==> inputs of run F <==
==> flow/design.v <==
module datapath #(parameter P_WIDTH=32)(
	input [P_WIDTH-1:0] input_a,
	input [P_WIDTH-1:0] input_b,
	input clk,
	input rst,
	output [P_WIDTH-1:0] out
	);
wire [P_WIDTH-1:0] mult_result;
wire [P_WIDTH-1:0] adder_out;
reg [P_WIDTH-1:0] adder_out_reg;
assign mult_result = input_a * input_b;
assign adder_out  = adder_out_reg + mult_result;
assign out = adder_out_reg;
always @(posedge clk)
 if (rst ==1) 
	adder_out_reg <= adder_out;
 else
	adder_out_reg <= 0;
endmodule
module controller #(parameter P_ADDR_WIDTH=8, parameter P_COUNT=100)(
	input clk,
	input rst,
	output reg out_rst,
	output reg ce_0,
	output reg ce_1,
	output reg we_0,
	output reg we_1,
	input  [P_ADDR_WIDTH-1:0] cjob_offset,
	output [P_ADDR_WIDTH-1:0] address_0,
	output [P_ADDR_WIDTH-1:0] address_1,
	input fin_buf_empty,
	output reg fin_rd_en,
	input fout_buf_full,
	output reg fout_wr_en,
	output reg cjob_load_en,
	output reg cjob_out_en
);
parameter IDLE= 7'b0000001,JOB_LOAD= 7'b0000010,  PREP=7'b0000100, PROCESSING = 7'b0001000, WRITE_BACK=7'b0010000, WAIT_Q=7'b0100000, WRITE_Q=7'b1000000;
reg [6:0] curr_state;
reg [6:0] next_state;
reg [P_ADDR_WIDTH-1:0] counter;
reg [P_ADDR_WIDTH-1:0] offset;
always @(curr_state,fin_buf_empty,counter,fout_buf_full)
begin
	next_state=5'b00000;
	case (curr_state)	
		IDLE:
			if(!fin_buf_empty)
				next_state=IDLE;
			else
				next_state=JOB_LOAD;
		JOB_LOAD:
			next_state=PREP;
		PREP:
			next_state=PROCESSING;
		PROCESSING:
			if(counter<P_COUNT-1+offset)			
				next_state = PROCESSING;
			else
				next_state = WRITE_BACK;
		WRITE_BACK:
			next_state=WAIT_Q;
		WAIT_Q:
			if(!fout_buf_full)
				next_state=WAIT_Q;
			else
				next_state=WRITE_Q;
		WRITE_Q:
			next_state=IDLE;
		default:
			next_state=IDLE;
	endcase
end
always @(posedge clk)       
begin
	if(rst==1)
		curr_state <= IDLE;
	else
		curr_state <= next_state;
end
always @(posedge clk)       
begin
	case(curr_state)
		IDLE:	begin
			out_rst<=0;
			ce_0<=0;
			ce_1<=0;
			we_0<=0;
			we_1<=0;
			counter <= 0;
			fin_rd_en<=0;
			fout_wr_en<=0;
			cjob_load_en<=0;
			cjob_out_en<=0;
			offset<=0;
			end
		JOB_LOAD:
			begin
			fin_rd_en<=1;
			cjob_load_en<=1;
			end
		PREP:
			begin
			fin_rd_en<=0;
			ce_0<=1;
			ce_1<=1;
			we_0<=0;
			we_1<=0;
			cjob_load_en<=0;
			counter<=cjob_offset;
			offset<=cjob_offset;
			end
		PROCESSING:
			begin
			cjob_load_en<=0;
			out_rst<=1;
			counter<= counter+1;
			end
		WRITE_BACK:
			begin
			ce_1<=0;
			we_0<=1;
			counter<=counter+P_COUNT;
			end
		WAIT_Q:
			begin
			ce_0<=0;
			counter<=0;
			cjob_out_en<=1;
			end
		WRITE_Q:
			begin
			fout_wr_en<=1;
			cjob_out_en<=1;
			end
		default:
			begin
			end
	endcase
end
assign address_0 = counter<<2;
assign address_1 = (counter+P_COUNT)<<2;
endmodule
module cjob_register #(parameter P_ADDR_WIDTH=16)
(
	input clk,
	input rst,
	input load,
	input out_en,
	input [(3+2+16)-1:0] data_in,
	output reg [(3+2+16)-1:0] data_out
);
reg [(3+2+16)-1:0] current_job;
always @(posedge clk) begin
	if(rst) begin
		data_out = 0;
		current_job = 0;
	end
	else begin
		if (load) current_job = data_in;
		if(out_en) data_out = current_job;
    end
end
endmodule
module dot_product (
	input ap_clk,
	input ap_rst,
	output [16-1:0]  	memory_Addr_A,
	output 						memory_EN_A,
	output 						memory_WEN_A,
	output [32-1:0]	memory_Din_A,
	input  [32-1:0] 	memory_Dout_A,
	output [16-1:0]  	memory_Addr_B,
	output 						memory_EN_B,
	output 						memory_WEN_B,
	output [32-1:0]	memory_Din_B,
	input  [32-1:0] 	memory_Dout_B,
	input 						fifo_in_empty_n,
	input  [(3+2+16)-1:0]	fifo_in_dout,
	output 						fifo_in_read,
	input 						fifo_out_full_n,
	output 						fifo_out_write,
	output [(3+2+16)-1:0]	fifo_out_din
);
	wire 						internal_rst;
	wire 						cjob_load_en;
	wire 						cjob_out_en;
	wire [16-1:0] 		job_offset;
datapath #(32) dp(
	.input_a(memory_Dout_A), 
	.input_b(memory_Dout_B), 
	.clk(ap_clk), 
	.rst(internal_rst), 
	.out(memory_Din_A)
);
controller #(16, 100) ctrl(
	.clk(ap_clk),
	.rst(ap_rst),
	.out_rst(internal_rst),
	.ce_0(memory_EN_A),
	.ce_1(memory_EN_B),
	.we_0(memory_WEN_A),
	.we_1(memory_WEN_B),
	.cjob_offset(job_offset),
	.address_0(memory_Addr_A),
	.address_1(memory_Addr_B),
	.fin_buf_empty(fifo_in_empty_n),
	.fin_rd_en(fifo_in_read),
	.fout_buf_full(fifo_out_full_n),
	.fout_wr_en(fifo_out_write),
	.cjob_load_en(cjob_load_en),
	.cjob_out_en(cjob_out_en)
);
cjob_register cjob_reg(
	.clk(ap_clk),
	.rst(ap_rst),
	.load(cjob_load_en),
	.out_en(cjob_out_en),
	.data_in(fifo_in_dout),
	.data_out(fifo_out_din)
);
assign job_offset = fifo_in_dout[16-1:0];
assign memory_Din_B = 0;
endmodule
==> flow/run.sh <==
#!/bin/bash
# the make line also repeats each setting of config.mk as NAME=value (left out here)
make -C /OpenROAD-flow-scripts/flow DESIGN_CONFIG=/design/flow/config.mk WORK_HOME=/design/flow/orfs CLKGATE_MAP_FILE= finish
==> flow/config.mk <==
export PLATFORM = sky130hd
export DESIGN_NAME = dot_product
export DESIGN_NICKNAME = dot_product
export VERILOG_FILES = /design/flow/design.v
export SDC_FILE = /design/flow/constraint.sdc
export NUM_CORES = 4
export LEC_CHECK = 0
export CAP_MARGIN = 0
export CORE_ASPECT_RATIO = 0.71
export CORE_MARGIN = 2
export CORE_UTILIZATION = 70
export SETUP_SLACK_MARGIN = 0.83
export SLEW_MARGIN = 20
==> flow/constraint.sdc <==
create_clock -name core_clock -period 4.86 [get_ports {ap_clk}]
set_input_delay 0.9720 -clock core_clock [delete_from_list [all_inputs] [get_ports {ap_clk}]]
set_output_delay 0.9720 -clock core_clock [all_outputs]
set_load 0.01 [all_outputs]
==> run C: changes against run F <==
- CAP_MARGIN: 0 -> 20
- CORE_ASPECT_RATIO: 0.71 -> not set
- CORE_UTILIZATION: 70 -> 72
- CTS_CLUSTER_SIZE: not set -> 59
- PLACE_DENSITY_LB_ADDON: not set -> 0.24
- SETUP_SLACK_MARGIN: 0.83 -> -0.45
==> flow/constraint.sdc (replaced) <==
create_clock -name core_clock -period 4.4 [get_ports {ap_clk}]
set_input_delay 0.8800 -clock core_clock [delete_from_list [all_inputs] [get_ports {ap_clk}]]
set_output_delay 0.8800 -clock core_clock [all_outputs]
set_load 0.01 [all_outputs]
==> run G: changes against run F <==
- CAP_MARGIN: 0 -> 20
- CORE_ASPECT_RATIO: 0.71 -> 0.52
- CORE_UTILIZATION: 70 -> 72
- PLACE_DENSITY_LB_ADDON: not set -> 0.01
- SETUP_SLACK_MARGIN: 0.83 -> 1.4
==> summary of the runs <==
Run G aborted during global routing (5_1_grt). Run F ran to the end with violations: negative setup slack. Run C finished but failed the layout checks on negative setup slack.
In run C the non-clock buffer count is lower than in run F, by 47.
Against run F, the clock skew of run C is lower by 0.51 ps.
Of run F and run C, run C has the higher wire length (gap about 1.1%, measured against run C).
Count of clock-buffer cells in the layout: run C is lower than run F (3).
In run C the sequential share of layout area is higher than in run F, by 0.24 points.
Critical path depth: run F is higher than run C (2).
In flip-flop count, run C and run F do not differ.
Of run F and run C, run C has the higher via count (gap about 1%, measured against run C).
==> figures <==
| metric | run F | run C | run G |
|---|---|---|---|
| Status | failed layout checks | failed layout checks | stopped before the end |
| Last stage reached | - | - | global routing (5_1_grt) |
| Layout check failures | negative setup slack | negative setup slack | - |
| Portion of the clock cycle consumed by the worst path in the final layout | 156.0% | 168.6% | - |
| Worst path bufs/invs | 9 | 5 | - |
| Origin of the worst min-delay path | cjob_reg.current_job[18] | cjob_reg.data_out[16] | - |
| WL met3 | 15.62 mm | 14.07 mm | - |
| Type of destination of the critical path | flop | flop | - |
| Logic gate fraction of the total cell area | 63.15% | 63.82% | - |
| Final-report setup violation count | 24 | 27 | - |
| Detailed-route DRC error count | 0 | 0 | - |
| Uppermost signal routing layer after detailed routing | met5 | met5 | - |
| Number of fillers in the final layout | 1,132 | 1,102 | - |
| Cell area after placement | 0.02622 mm² | 0.02610 mm² | 0.02616 mm² |
| Initial cell density of the core | 71.77% | 72.79% | 73.08% |
| Post-Route Hold Slack | 488.4 ps | 510.8 ps | - |
| Critical-path top delay cell | sky130_fd_sc_hd__fa_1 | sky130_fd_sc_hd__fa_1 | - |
| Endpoint with the worst hold slack | cjob_reg.current_job[18] | cjob_reg.data_out[16] | - |
| Capture instance of the worst register-to-register path | dp.adder_out_reg[29] | dp.adder_out_reg[27] | - |
| Largest fanout on the critical path | 12 | 3 | - |
| Core Footprint | 0.03094 mm² | 0.03051 mm² | 0.03039 mm² |
| Worst path most repeated cell | sky130_fd_sc_hd__fa_1 | sky130_fd_sc_hd__fa_1 | - |
| CP endpoint | dp.adder_out_reg[29] | dp.adder_out_reg[31] | - |
